==> design.v <==
module sort_top (
  input             clk,
  input      [31:0] a, b, c, d, e, f,
  output reg [31:0] m, n, o, p, q, r
);
  reg  [31:0] a_q, b_q, c_q, d_q, e_q, f_q;
  wire [31:0] m_w, n_w, o_w, p_w, q_w, r_w;
  always @(posedge clk) begin
    a_q <= a; b_q <= b; c_q <= c; d_q <= d; e_q <= e; f_q <= f;
    m <= m_w; n <= n_w; o <= o_w; p <= p_w; q <= q_w; r <= r_w;
  end
  sort u_sort (
    .a(a_q), .b(b_q), .c(c_q), .d(d_q), .e(e_q), .f(f_q),
    .m(m_w), .n(n_w), .o(o_w), .p(p_w), .q(q_w), .r(r_w)
  );
endmodule

module sort(
  input [31:0]a,b,c,d,e,f,
  output reg [31:0]m,n,o,p,q,r);
  reg [31:0]mem[5:0];
  reg [31:0]t;
  always@(*)
    begin
      mem[0]=a;
      mem[1]=b;
      mem[2]=c;
      mem[3]=d;
      mem[4]=e;
      mem[5]=f;
      for(int i=0;i<6;i++)
        begin
          for(int j=0;j<5;j++)
            begin
              if(mem[j]<mem[j+1])
                begin
                  t = mem[j];
                  mem[j]=mem[j+1];
                  mem[j+1]=t;
                end
            end
        end
      m=mem[0];
      n=mem[1];
      o=mem[2];
      p=mem[3];
      q=mem[4];
      r=mem[5];
    end
endmodule
==> run.sh <==
#!/bin/bash
# the make line also repeats each setting of config.mk as NAME=value (left out here)
make -C /OpenROAD-flow-scripts/flow DESIGN_CONFIG=/design/flow/config.mk WORK_HOME=/design/flow/orfs CLKGATE_MAP_FILE= finish
==> config.mk <==
export PLATFORM = sky130hd
export DESIGN_NAME = sort_top
export DESIGN_NICKNAME = sort_top
export VERILOG_FILES = /design/flow/design.v
export SDC_FILE = /design/flow/constraint.sdc
export NUM_CORES = 4
export LEC_CHECK = 0
export CAP_MARGIN = 20
export CORE_MARGIN = 2
export CORE_UTILIZATION = 57
export CTS_CLUSTER_DIAMETER = 231
export CTS_CLUSTER_SIZE = 100
export PLACE_DENSITY_LB_ADDON = 0.15
export SLEW_MARGIN = 20
==> constraint.sdc <==
create_clock -name core_clock -period 33.0 [get_ports {clk}]
set_input_delay 6.6000 -clock core_clock [delete_from_list [all_inputs] [get_ports {clk}]]
set_output_delay 6.6000 -clock core_clock [all_outputs]
set_load 0.01 [all_outputs]
==> run summary, run 1 <==
yosys + openroad results -> status=stopped before the end, Stop stage=global routing, Log Error=[ERROR GRT-0116] Global routing finished with congestion. Check the congestion regions in the DRC Viewer., Async SR Flop Fraction=0%, top cells by count=a21oi_1, ha_1, o21ai_0, nor2_1, nand2_1, distinct lib cells=96, H-tree levels=1, Flops after synth=384, Post-Place Cells=11500, aoi share=27.1%, Detail Placement HPWL=246000 um, yosys stat chip area=50900 um2, number of cells in Yosys stat=7270, synthesized area per cell=7.00 um2, cts bufs inserted=8, post-synthesis sequential area ratio=15.1%, CTS max path bufs=3, Hold Buf Count CTS=0, Synth Instances=7270, Top FF cell, synth=dfxtp_1, xor+xnor area frac=0%, Chip Area=91700 um2, yosys simple share=20.1%, Synth top area share=21.9%, Die Ht=303 um, Top area cell types=ha_1, dfxtp_1, a21oi_1, mux2i_1, o21ai_0, I/O pins=385, Yosys top cell by area=ha_1, fa+ha+maj area frac=22.0%, Total GRT Usage=109%, number of flops mapped to enable cells by yosys=0, TritonCTS Sinks=384, Mapped Area=50900 um2, grt ovf=14000, fp util=57.6%, Setup WS pre-CTS=-9140 ps, Placer Congestion=1.24, main logic family after synthesis=AND-OR/OR-AND gates, Ys Warns=3, I/O Buffers=384, Cell Rows=109, core area=88400 um2, post-synth net total=8354, Synth top cell by count=a21oi_1, Root Buffer Master=clkbuf_16, Synth mux share=9.57%, Die X=303 um
[through the flow]
step | instance area, um2 | setup TNS, ps
after detailed placement | 79500 | -927020
after global placement | 79500 | -481280
after CTS | 86100 | -527300
after floorplan | 52900 | -298230
[what timing repair did]
action                                  in CTS
pin swaps                                  210
endpoints found under the setup margin     160
gates cloned                                35
setup buffers                              290
resized                                    818
[per-layer routing]
metal | global-route usage [%] | GRT overflow
met1 | 87.8 | 170
met2 | 162 | 11700
met3 | 73.2 | 135
met4 | 119 | 2014
met5 | 49.3 | 14
==> run 2, diff against run 1 <==
ABC_AREA = 0   (was unset)
CELL_PAD_IN_SITES_DETAIL_PLACEMENT = 0   (was unset)
CORE_ASPECT_RATIO = 0.97   (was unset)
CORE_UTILIZATION = 45   (was 57)
CTS_CLUSTER_DIAMETER = unset   (was 231)
CTS_CLUSTER_SIZE = 46   (was 100)
GPL_ROUTABILITY_DRIVEN = 1   (was unset)
GPL_TIMING_DRIVEN = 1   (was unset)
MAX_ROUTING_LAYER = met5   (was unset)
PLACE_DENSITY = 0.35   (was unset)
PLACE_DENSITY_LB_ADDON = unset   (was 0.15)
SETUP_SLACK_MARGIN = 4.43   (was unset)
clock period = 23.8 ns   (was 33.0 ns; I/O delays follow)
==> run summary, run 2 <==
yosys + openroad results -> Total GRT Usage=68.3%, fp util=45.4% (-12 points), TritonCTS Sinks=384 (unchanged), fa+ha+maj area frac=22.0% (unchanged), synthesized area per cell=7.00 um2 (unchanged), cts bufs inserted=41 (+33), yosys simple share=20.1% (unchanged), H-tree levels=2 (+1), I/O pins=385 (unchanged), Placer Congestion=1.18 (-4.8%), Synth Instances=7270 (unchanged), post-synthesis sequential area ratio=15.1% (unchanged), Async SR Flop Fraction=0% (unchanged), Mapped Area=50900 um2 (unchanged), I/O Buffers=384 (unchanged), Top FF cell, synth=dfxtp_1, Root Buffer Master=clkbuf_16, Chip Area=116000 um2 (+26%), Detail Placement HPWL=244000 um (-1.0%), Stop stage=global routing, status=stopped before the end, Post-Place Cells=12200 (+5.9%), Synth top cell by count=a21oi_1, yosys stat chip area=50900 um2 (unchanged), xor+xnor area frac=0% (unchanged), Hold Buf Count CTS=0 (unchanged), Synth mux share=9.57% (unchanged), number of flops mapped to enable cells by yosys=0 (unchanged), number of cells in Yosys stat=7270 (unchanged), main logic family after synthesis=AND-OR/OR-AND gates, post-synth net total=8354 (unchanged), top cells by count=a21oi_1, ha_1, o21ai_0, nor2_1, nand2_1, Yosys top cell by area=ha_1, aoi share=27.1% (unchanged), Ys Warns=3 (unchanged), Setup WS pre-CTS=-17390 ps (-8250 ps), Cell Rows=121 (+11%), grt ovf=171, Flops after synth=384 (unchanged), distinct lib cells=96 (unchanged), Synth top area share=21.9% (unchanged), Log Error=[ERROR GRT-0232] Routing congestion too high. Check the congestion heatmap in the GUI., Die Ht=335 um (+11%), CTS max path bufs=3 (unchanged), Die X=345 um (+14%), Top area cell types=ha_1, dfxtp_1, a21oi_1, mux2i_1, o21ai_0, core area=112000 um2 (+27%)
-- run 2: timing repair --
item | 4_1_cts
setup buffers | 207
endpoints found under the setup margin | 192
cloned | 32
pin swaps | 191
resized | 740
-- run 2: through the flow --
step                hold slack, ps  cell area [um2]  TNS (ps)
floorplan                     1170            52900  -1788420
global placement              2080            82700  -2272960
detailed placement            2150            82700  -2470260
CTS                           2070            89600  -1953890
-- run 2: metal layers --
| layer | GRT overflow | track usage (%) |
|---|---|---|
| met5 | 0 | 33.7 |
| met4 | 48 | 54.5 |
| met3 | 17 | 52.4 |
| met2 | 84 | 83.8 |
| met1 | 22 | 73.7 |
==> run 3, diff against run 2 <==
CORE_UTILIZATION = 71   (was 45)
CTS_CLUSTER_SIZE = 54   (was 46)
PLACE_DENSITY = unset   (was 0.35)
PLACE_DENSITY_LB_ADDON = 0.24   (was unset)
SETUP_SLACK_MARGIN = -0.83   (was 4.43)
clock period = 19.4 ns   (was 23.8 ns; I/O delays follow)
==> run summary, run 3 <==
yosys + openroad results -> status=stopped before the end, Stop stage=detailed placement, Log Error=[ERROR DPL-0038] Utilization greater than 100%, impossible to legalize, yosys simple share=20.1% (unchanged), aoi share=27.1% (unchanged), I/O Buffers=384 (unchanged), Flops after synth=384 (unchanged), I/O pins=385 (unchanged), Top area cell types=ha_1, dfxtp_1, a21oi_1, mux2i_1, o21ai_0, Synth top cell by count=a21oi_1, number of cells in Yosys stat=7270 (unchanged), Placer Congestion=1.27 (+7.0%), post-synthesis sequential area ratio=15.1% (unchanged), Mapped Area=50900 um2 (unchanged), Synth Instances=7270 (unchanged), synthesized area per cell=7.00 um2 (unchanged), Synth top area share=21.9% (unchanged), Cell Rows=96 (-21%), Die X=276 um (-20%), Synth mux share=9.57% (unchanged), yosys stat chip area=50900 um2 (unchanged), main logic family after synthesis=AND-OR/OR-AND gates, Top FF cell, synth=dfxtp_1, xor+xnor area frac=0% (unchanged), top cells by count=a21oi_1, ha_1, o21ai_0, nor2_1, nand2_1, fa+ha+maj area frac=22.0% (unchanged), Async SR Flop Fraction=0% (unchanged), Die Ht=268 um (-20%), Ys Warns=3 (unchanged), distinct lib cells=96 (unchanged), Yosys top cell by area=ha_1, fp util=71.8% (+26 points), post-synth net total=8354 (unchanged), Chip Area=73800 um2 (-36%), number of flops mapped to enable cells by yosys=0 (unchanged), core area=70900 um2 (-37%)
[run 3: through the flow]
stage          cell area, um2  std cells
2_1_floorplan           52900       7270
3_3_place_gp            78800      11200
==> run 4, diff against run 3 <==
ABC_AREA = 1   (was 0)
CELL_PAD_IN_SITES_DETAIL_PLACEMENT = unset   (was 0)
CORE_ASPECT_RATIO = unset   (was 0.97)
CORE_UTILIZATION = 58   (was 71)
CTS_CLUSTER_DIAMETER = 227   (was unset)
CTS_CLUSTER_SIZE = unset   (was 54)
GPL_ROUTABILITY_DRIVEN = unset   (was 1)
GPL_TIMING_DRIVEN = unset   (was 1)
MAX_ROUTING_LAYER = met4   (was met5)
PLACE_DENSITY_LB_ADDON = unset   (was 0.24)
SETUP_SLACK_MARGIN = -1.7   (was -0.83)
TNS_END_PERCENT = 5   (was unset)
clock period = 26.5 ns   (was 19.4 ns; I/O delays follow)
==> run summary, run 4 <==
yosys + openroad results -> status=stopped before the end, Stop stage=global routing, Log Error=[ERROR GRT-0116] Global routing finished with congestion. Check the congestion regions in the DRC Viewer., core area=82100 um2 (+16%), yosys stat chip area=48100 um2 (-5.4%), I/O pins=385 (unchanged), cts bufs inserted=39, aoi share=25.5% (-1.7 points), Placer Congestion=1.20 (-5.4%), Flops after synth=384 (unchanged), I/O Buffers=384 (unchanged), synthesized area per cell=6.16 um2 (-12%), Hold Buf Count CTS=0, fa+ha+maj area frac=23.2% (+1.2 points), Post-Place Cells=11200, Chip Area=85300 um2 (+16%), Synth top area share=23.2% (+1.3 points), grt ovf=84, Synth top cell by count=nand2_1, Die Ht=292 um (+9.1%), Top FF cell, synth=dfxtp_1, post-synth net total=8901 (+6.5%), top cells by count=nand2_1, o21ai_0, ha_1, a21oi_1, dfxtp_1, Mapped Area=48100 um2 (-5.4%), Total GRT Usage=64.1%, post-synthesis sequential area ratio=16.0% (+0.87 points), Synth Instances=7817 (+7.5%), xor+xnor area frac=0% (unchanged), yosys simple share=28.9% (+8.8 points), Root Buffer Master=clkbuf_16, Ys Warns=3 (unchanged), number of cells in Yosys stat=7817 (+7.5%), H-tree levels=2, Cell Rows=105 (+9.4%), Top area cell types=ha_1, nand2_1, o21ai_0, dfxtp_1, a21oi_1, Placed Area=70200 um2, Synth mux share=0% (-9.6 points), distinct lib cells=38 (-60%), CTS max path bufs=3, Die X=292 um (+5.9%), TritonCTS Sinks=384, Async SR Flop Fraction=0% (unchanged), fp util=58.6% (-13 points), Detail Placement HPWL=196000 um, Yosys top cell by area=ha_1, number of flops mapped to enable cells by yosys=0 (unchanged), main logic family after synthesis=simple AND/OR/NAND/NOR gates
[run 4: routing by layer]
metal | global-route usage (%) | GRT overflow
met1 | 59.9 | 1
met2 | 90.2 | 54
met3 | 32.9 | 1
met4 | 70.3 | 28
met5 | - | -
[run 4: stage by stage]
| step | hold slack, ps | setup TNS [ps] | setup slack (ps) | util [%] |
|---|---|---|---|---|
| after floorplan | 1220 | -109920 | -1680 | - |
| after global placement | 1890 | -194880 | -2500 | 85.5 |
| after detailed placement | 2000 | -277830 | -3410 | 85.5 |
| after CTS | 1970 | -113890 | -1700 | 87.8 |
[run 4: timing repair]
action	CTS
endpoints found under the setup margin	96
cloned	16
resized	350
pin swaps	25
setup buffers	29
==> run 5, diff against run 4 <==
ABC_AREA = 0   (was 1)
CAP_MARGIN = 30   (was 20)
CELL_PAD_IN_SITES_DETAIL_PLACEMENT = 0   (was unset)
CORE_MARGIN = 3   (was 2)
CORE_UTILIZATION = 24   (was 58)
CTS_CLUSTER_DIAMETER = unset   (was 227)
CTS_CLUSTER_SIZE = 12   (was unset)
GPL_ROUTABILITY_DRIVEN = 1   (was unset)
MAX_ROUTING_LAYER = unset   (was met4)
PLACE_DENSITY_LB_ADDON = 0.21   (was unset)
SETUP_SLACK_MARGIN = 5.0   (was -1.7)
TNS_END_PERCENT = unset   (was 5)
clock period = 52.8 ns   (was 26.5 ns; I/O delays follow)
==> run summary, run 5 <==
flow finished, numbers: status=complete, no violations, drt wl/cell=24.0 um, CTS max path bufs=3 (unchanged), antenna-violating nets left=0, crit path max fanout=44, largest net degree at the start of global routing=78, first-pass GRT wire length=369000 um, Placer Congestion=0.983 (-18%), Setup crit start=b_q[27], Critical Path Most Common Cell=a21oi_1, Fin Setup TNS=0 ps, CP required=53290 ps, Fin. Hold Viols=0, Buf+Inv Stages, Crit Path=24, Top area cell types=ha_1, dfxtp_1, a21oi_1, mux2i_1, o21ai_0, Flops after synth=384 (unchanged), top cells by count=a21oi_1, ha_1, o21ai_0, nor2_1, nand2_1, CP delay by family, top=AND-OR/OR-AND gates, Synth top cell by count=a21oi_1, Die X=466 um (+60%), Reg2Reg Depth=230, aoi share=27.1% (+1.7 points), Yosys top cell by area=ha_1, final setup fails=0, vias in the first global route=54200, clock skew=28.2 ps, distinct lib cells=96 (+150%), Final period util=86.4%, TritonCTS clock tree=done, WP data arrival=46110 ps, final core occ=31.1%, Root Buffer Master=clkbuf_16, core area=210000 um2 (+160%), clk latency of the worst-skew pair=650 ps, Cell Rows=168 (+60%), Setup crit end=q[8], Slew Limit Fails=0, tool warnings=26, I/O pins=385 (unchanged), post-synth net total=8354 (-6.1%), Routed WL=263000 um, fa+ha+maj area frac=22.0% (-1.2 points), Synth mux share=9.57% (+9.6 points), worst stage delay on the critical path=700 ps, TritonCTS Sinks=384 (unchanged), Chip Area=218000 um2 (+160%), cts bufs inserted=43 (+10%), main logic family after synthesis=AND-OR/OR-AND gates, Total GRT Usage=22.8%, post-synthesis sequential area ratio=15.1% (-0.87 points), Min Hold Slack=1650 ps, Hold Buf Count CTS=0 (unchanged), yosys simple share=20.1% (-8.8 points), via count=57700, first-pass detailed-route iteration total=6, Post-Place Cells=10800 (-3.6%), Synth Instances=7270 (-7.0%), worst hold start=f_q[26], Ys Warns=3 (unchanged), Hold Path Class=reg2reg, worst r2r src=b_q[27], DRC=0, WP depth=230, H-tree levels=2 (unchanged), DRT iter0 DRCs=5444, startpoint types=flip-flop, number of cells in Yosys stat=7270 (-7.0%), initial antenna violation count=8, time the worst path needs with I/O delays and setup=45620 ps, Non-Filler Instances=11000, Detail Placement HPWL=228000 um (+16%), yosys stat chip area=50900 um2 (+5.7%), Die Ht=466 um (+60%), Worst Tran Pin Value=1250 ps, MaxCap Viol Count=0, hold worst-path end=q[26], Async SR Flop Fraction=0% (unchanged), Layout area overhead=28.6%, RSZ-0062 raised after global routing=false, Crit Path Category=reg2reg, hold path depth=10, Mapped Area=50900 um2 (+5.7%), Synth top area share=21.9% (-1.3 points), Slew headroom=15.9%, fin nets=9207, number of flops mapped to enable cells by yosys=0 (unchanged), CP max stage cell=a21oi_1, xor+xnor area frac=0% (unchanged), vias per cell=5.27, I/O Buffers=384 (unchanged), reg-to-reg endpoint=q[8], synthesized area per cell=7.00 um2 (+14%), grt ovf=0, CP Capture Type=flip-flop, maximum clock rate=0.0219 GHz, Top FF cell, synth=dfxtp_1, R2R setup slack=7180 ps, Reg clk slew, reported paths=60 ps, fp util=24.2% (-34 points)
==> run 5: through the flow <==
step                      setup slack, ps  area (um2)
after floorplan                      8770       50900
after global placement               2030       62600
after detailed placement             2140       62700
after CTS                            5030       64300
after global routing                 4910       65400
final                                7180       65400
==> run 5: timing repair <==
action                                  4_1_cts  5_1_grt
endpoints found under the setup margin       92       96
buffers inserted                              4       21
cloned                                        2       18
resized                                      31      182
pin swaps                                     2       14
==> run 5: routing by layer <==
metal,vias up,share of wire [%],GRT usage [%]
li1,27900,-,-
met3,368,6.5,2.72
met1,27400,47,32.5
met2,2096,43,36.0
met5,-,0.0046,0
met4,2,2.8,5.70
==> run 5: layout make-up <==
| class | count | area [um2] |
|---|---|---|
| Antenna cell | 2 | 5.00 |
| Clock buffer | 58 | 1210 |
| Clock inverter | 14 | 199 |
| Fill cell | 22900 | 145000 |
| Inverter | 459 | 1720 |
| Multi-Input combinational cell | 6091 | 41200 |
| Sequential cell | 384 | 7690 |
| Tap cell | 2805 | 3510 |
| Timing Repair Buffer | 1144 | 9900 |
==> run 6, diff against run 5 <==
ABC_AREA = 1   (was 0)
CAP_MARGIN = 20   (was 30)
CELL_PAD_IN_SITES_DETAIL_PLACEMENT = unset   (was 0)
CORE_MARGIN = 2   (was 3)
CORE_UTILIZATION = 72   (was 24)
CTS_CLUSTER_SIZE = unset   (was 12)
GPL_ROUTABILITY_DRIVEN = unset   (was 1)
PLACE_DENSITY_LB_ADDON = 0.04   (was 0.21)
SETUP_SLACK_MARGIN = unset   (was 5.0)
clock period = 31.6 ns   (was 52.8 ns; I/O delays follow)
==> run summary, run 6 <==
yosys + openroad results -> Mapped Area=48100 um2 (-5.4%), Async SR Flop Fraction=0% (unchanged), main logic family after synthesis=simple AND/OR/NAND/NOR gates, distinct lib cells=38 (-60%), yosys simple share=28.9% (+8.8 points), H-tree levels=2 (unchanged), Synth top cell by count=nand2_1, Die X=263 um (-44%), Cell Rows=94 (-44%), Top FF cell, synth=dfxtp_1, post-synthesis sequential area ratio=16.0% (+0.87 points), I/O Buffers=384 (unchanged), core area=66000 um2 (-69%), I/O pins=385 (unchanged), status=stopped before the end, Ys Warns=3 (unchanged), Top area cell types=ha_1, nand2_1, o21ai_0, dfxtp_1, a21oi_1, Synth top area share=23.2% (+1.3 points), grt ovf=49, xor+xnor area frac=0% (unchanged), number of flops mapped to enable cells by yosys=0 (unchanged), Die Ht=263 um (-44%), Flops after synth=384 (unchanged), Synth Instances=7817 (+7.5%), synthesized area per cell=6.16 um2 (-12%), post-synth net total=8901 (+6.5%), fa+ha+maj area frac=23.2% (+1.2 points), Log Error=[ERROR GRT-0116] Global routing finished with congestion. Check the congestion regions in the DRC Viewer., yosys stat chip area=48100 um2 (-5.4%), Total GRT Usage=65.0%, CTS max path bufs=3 (unchanged), Stop stage=global routing, Root Buffer Master=clkbuf_16, aoi share=25.5% (-1.7 points), Chip Area=68900 um2 (-68%), cts bufs inserted=38 (-12%), TritonCTS Sinks=384 (unchanged), Placer Congestion=1.24 (+26%), number of cells in Yosys stat=7817 (+7.5%), Detail Placement HPWL=163000 um (-28%), Yosys top cell by area=ha_1, top cells by count=nand2_1, o21ai_0, ha_1, a21oi_1, dfxtp_1, fp util=72.9% (+49 points), Synth mux share=0% (-9.6 points)
[run 6: per-layer routing]
layer | global-route usage, % | overflow
met3 | 42.7 | 5
met1 | 63.8 | 0
met5 | 11.4 | 0
met4 | 67.1 | 20
met2 | 88.0 | 24
[run 6: what timing repair did]
action                                  in CTS
hold buffers                                 0
gates resized                              118
cloned                                       1
pin swaps                                    2
endpoints found under the setup margin      70
setup buffers                                1
[run 6: through the flow]
step | instances | setup WS [ps] | setup TNS (ps) | util, % | instance area, um2
after floorplan | 7817 | 102 | 0 | - | 48200
after global placement | 8954 | -747 | -46320 | 81.6 | 53800
after detailed placement | 8954 | -1840 | -113860 | 81.6 | 53800
after CTS | 9020 | 11.3 | 0 | 83.6 | 55200
==> run 7, diff against run 6 <==
ABC_AREA = unset   (was 1)
CORE_UTILIZATION = 70   (was 72)
CTS_CLUSTER_SIZE = 15   (was unset)
PLACE_DENSITY_LB_ADDON = unset   (was 0.04)
clock period = 14.6 ns   (was 31.6 ns; I/O delays follow)
==> run summary, run 7 <==
yosys + openroad results -> number of flops mapped to enable cells by yosys=0 (unchanged), xor+xnor area frac=0% (unchanged), Synth mux share=9.57% (+9.6 points), fp util=70.9% (-2.0 points), yosys stat chip area=50900 um2 (+5.7%), Top area cell types=ha_1, dfxtp_1, a21oi_1, mux2i_1, o21ai_0, Stop stage=detailed placement, Chip Area=74900 um2 (+8.6%), aoi share=27.1% (+1.7 points), Top FF cell, synth=dfxtp_1, Synth top area share=21.9% (-1.3 points), Flops after synth=384 (unchanged), fa+ha+maj area frac=22.0% (-1.2 points), Yosys top cell by area=ha_1, I/O Buffers=384 (unchanged), yosys simple share=20.1% (-8.8 points), Ys Warns=3 (unchanged), Mapped Area=50900 um2 (+5.7%), status=stopped before the end, Die Ht=274 um (+4.2%), I/O pins=385 (unchanged), Die X=274 um (+4.2%), number of cells in Yosys stat=7270 (-7.0%), Synth Instances=7270 (-7.0%), synthesized area per cell=7.00 um2 (+14%), Placer Congestion=1.32 (+7.0%), post-synthesis sequential area ratio=15.1% (-0.87 points), distinct lib cells=96 (+150%), Async SR Flop Fraction=0% (unchanged), top cells by count=a21oi_1, ha_1, o21ai_0, nor2_1, nand2_1, Synth top cell by count=a21oi_1, Log Error=[ERROR DPL-0038] Utilization greater than 100%, impossible to legalize, main logic family after synthesis=AND-OR/OR-AND gates, Cell Rows=98 (+4.3%), post-synth net total=8354 (-6.1%), core area=71700 um2 (+8.7%)
## run 7: per-stage QoR
| step | setup TNS (ps) | setup WS (ps) |
|---|---|---|
| 3_3_place_gp | -3801540 | -23920 |
| 2_1_floorplan | -3554820 | -22330 |
==> run 8, diff against run 7 <==
CORE_UTILIZATION = 64   (was 70)
CTS_CLUSTER_DIAMETER = 225   (was unset)
CTS_CLUSTER_SIZE = unset   (was 15)
SETUP_SLACK_MARGIN = -0.92   (was unset)
TNS_END_PERCENT = 5   (was unset)
clock period = 12.7 ns   (was 14.6 ns; I/O delays follow)
==> run summary, run 8 <==
yosys + openroad results -> synthesized area per cell=7.00 um2 (unchanged), Ys Warns=3 (unchanged), xor+xnor area frac=0% (unchanged), Mapped Area=50900 um2 (unchanged), Synth mux share=9.57% (unchanged), Stop stage=detailed placement, I/O pins=385 (unchanged), post-synth net total=8354 (unchanged), Die Ht=286 um (+4.5%), distinct lib cells=96 (unchanged), yosys stat chip area=50900 um2 (unchanged), fa+ha+maj area frac=22.0% (unchanged), post-synthesis sequential area ratio=15.1% (unchanged), Synth top area share=21.9% (unchanged), I/O Buffers=384 (unchanged), yosys simple share=20.1% (unchanged), top cells by count=a21oi_1, ha_1, o21ai_0, nor2_1, nand2_1, number of cells in Yosys stat=7270 (unchanged), aoi share=27.1% (unchanged), Chip Area=81800 um2 (+9.2%), main logic family after synthesis=AND-OR/OR-AND gates, Synth Instances=7270 (unchanged), Top FF cell, synth=dfxtp_1, number of flops mapped to enable cells by yosys=0 (unchanged), Async SR Flop Fraction=0% (unchanged), core area=78900 um2 (+10%), status=stopped before the end, Flops after synth=384 (unchanged), Top area cell types=ha_1, dfxtp_1, a21oi_1, mux2i_1, o21ai_0, Synth top cell by count=a21oi_1, Die X=286 um (+4.5%), fp util=64.5% (-6.4 points), Log Error=[ERROR DPL-0038] Utilization greater than 100%, impossible to legalize, Placer Congestion=1.25 (-5.6%), Yosys top cell by area=ha_1, Cell Rows=103 (+5.1%)
-- run 8: per-stage QoR --
stage          area [um2]  hold WS [ps]  setup TNS [ps]
2_1_floorplan       52900          1170        -3919620
3_3_place_gp        79400          1990        -4143490
==> run 9, diff against run 8 <==
CTS_CLUSTER_DIAMETER = unset   (was 225)
SETUP_SLACK_MARGIN = unset   (was -0.92)
clock period = 14.7 ns   (was 12.7 ns; I/O delays follow)
==> run summary, run 9 <==
yosys + openroad results -> Top area cell types=ha_1, dfxtp_1, a21oi_1, mux2i_1, o21ai_0, Die X=286 um (unchanged), number of flops mapped to enable cells by yosys=0 (unchanged), core area=78900 um2 (unchanged), number of cells in Yosys stat=7270 (unchanged), main logic family after synthesis=AND-OR/OR-AND gates, I/O Buffers=384 (unchanged), distinct lib cells=96 (unchanged), Log Error=[ERROR DPL-0038] Utilization greater than 100%, impossible to legalize, Cell Rows=103 (unchanged), Die Ht=286 um (unchanged), Flops after synth=384 (unchanged), I/O pins=385 (unchanged), status=stopped before the end, aoi share=27.1% (unchanged), Synth top area share=21.9% (unchanged), Chip Area=81800 um2 (unchanged), Placer Congestion=1.27 (+1.3%), yosys stat chip area=50900 um2 (unchanged), xor+xnor area frac=0% (unchanged), Synth Instances=7270 (unchanged), yosys simple share=20.1% (unchanged), Yosys top cell by area=ha_1, fp util=64.5% (unchanged), top cells by count=a21oi_1, ha_1, o21ai_0, nor2_1, nand2_1, Ys Warns=3 (unchanged), synthesized area per cell=7.00 um2 (unchanged), Async SR Flop Fraction=0% (unchanged), fa+ha+maj area frac=22.0% (unchanged), Mapped Area=50900 um2 (unchanged), Top FF cell, synth=dfxtp_1, Synth mux share=9.57% (unchanged), post-synthesis sequential area ratio=15.1% (unchanged), post-synth net total=8354 (unchanged), Synth top cell by count=a21oi_1, Stop stage=detailed placement
==> run 10, diff against run 9 <==
CORE_UTILIZATION = 69   (was 64)
CTS_CLUSTER_DIAMETER = 231   (was unset)
CTS_CLUSTER_SIZE = 100   (was unset)
PLACE_DENSITY = 0.43   (was unset)
TNS_END_PERCENT = 10   (was 5)
clock period = 33.5 ns   (was 14.7 ns; I/O delays follow)
==> run summary, run 10 <==
yosys + openroad results -> status=stopped before the end, number of flops mapped to enable cells by yosys=0 (unchanged), Cell Rows=99 (-3.9%), Die Ht=276 um (-3.6%), main logic family after synthesis=AND-OR/OR-AND gates, Synth top cell by count=a21oi_1, post-synthesis sequential area ratio=15.1% (unchanged), yosys stat chip area=50900 um2 (unchanged), Stop stage=detailed placement, Die X=276 um (-3.6%), Synth top area share=21.9% (unchanged), distinct lib cells=96 (unchanged), Mapped Area=50900 um2 (unchanged), yosys simple share=20.1% (unchanged), I/O pins=385 (unchanged), fa+ha+maj area frac=22.0% (unchanged), top cells by count=a21oi_1, ha_1, o21ai_0, nor2_1, nand2_1, I/O Buffers=384 (unchanged), Yosys top cell by area=ha_1, Top area cell types=ha_1, dfxtp_1, a21oi_1, mux2i_1, o21ai_0, synthesized area per cell=7.00 um2 (unchanged), Ys Warns=3 (unchanged), aoi share=27.1% (unchanged), Flops after synth=384 (unchanged), Top FF cell, synth=dfxtp_1, xor+xnor area frac=0% (unchanged), Placer Congestion=1.28 (+0.99%), Async SR Flop Fraction=0% (unchanged), Synth mux share=9.57% (unchanged), Synth Instances=7270 (unchanged), Log Error=[ERROR DPL-0038] Utilization greater than 100%, impossible to legalize, post-synth net total=8354 (unchanged), fp util=69.7% (+5.2 points), Chip Area=75900 um2 (-7.1%), number of cells in Yosys stat=7270 (unchanged), core area=73000 um2 (-7.5%)
[run 10: metrics by stage]
| stage | setup slack [ps] | hold WS (ps) | instance area [um2] |
|---|---|---|---|
| floorplan | -3430 | 1170 | 52900 |
| global placement | -5280 | 2010 | 78500 |
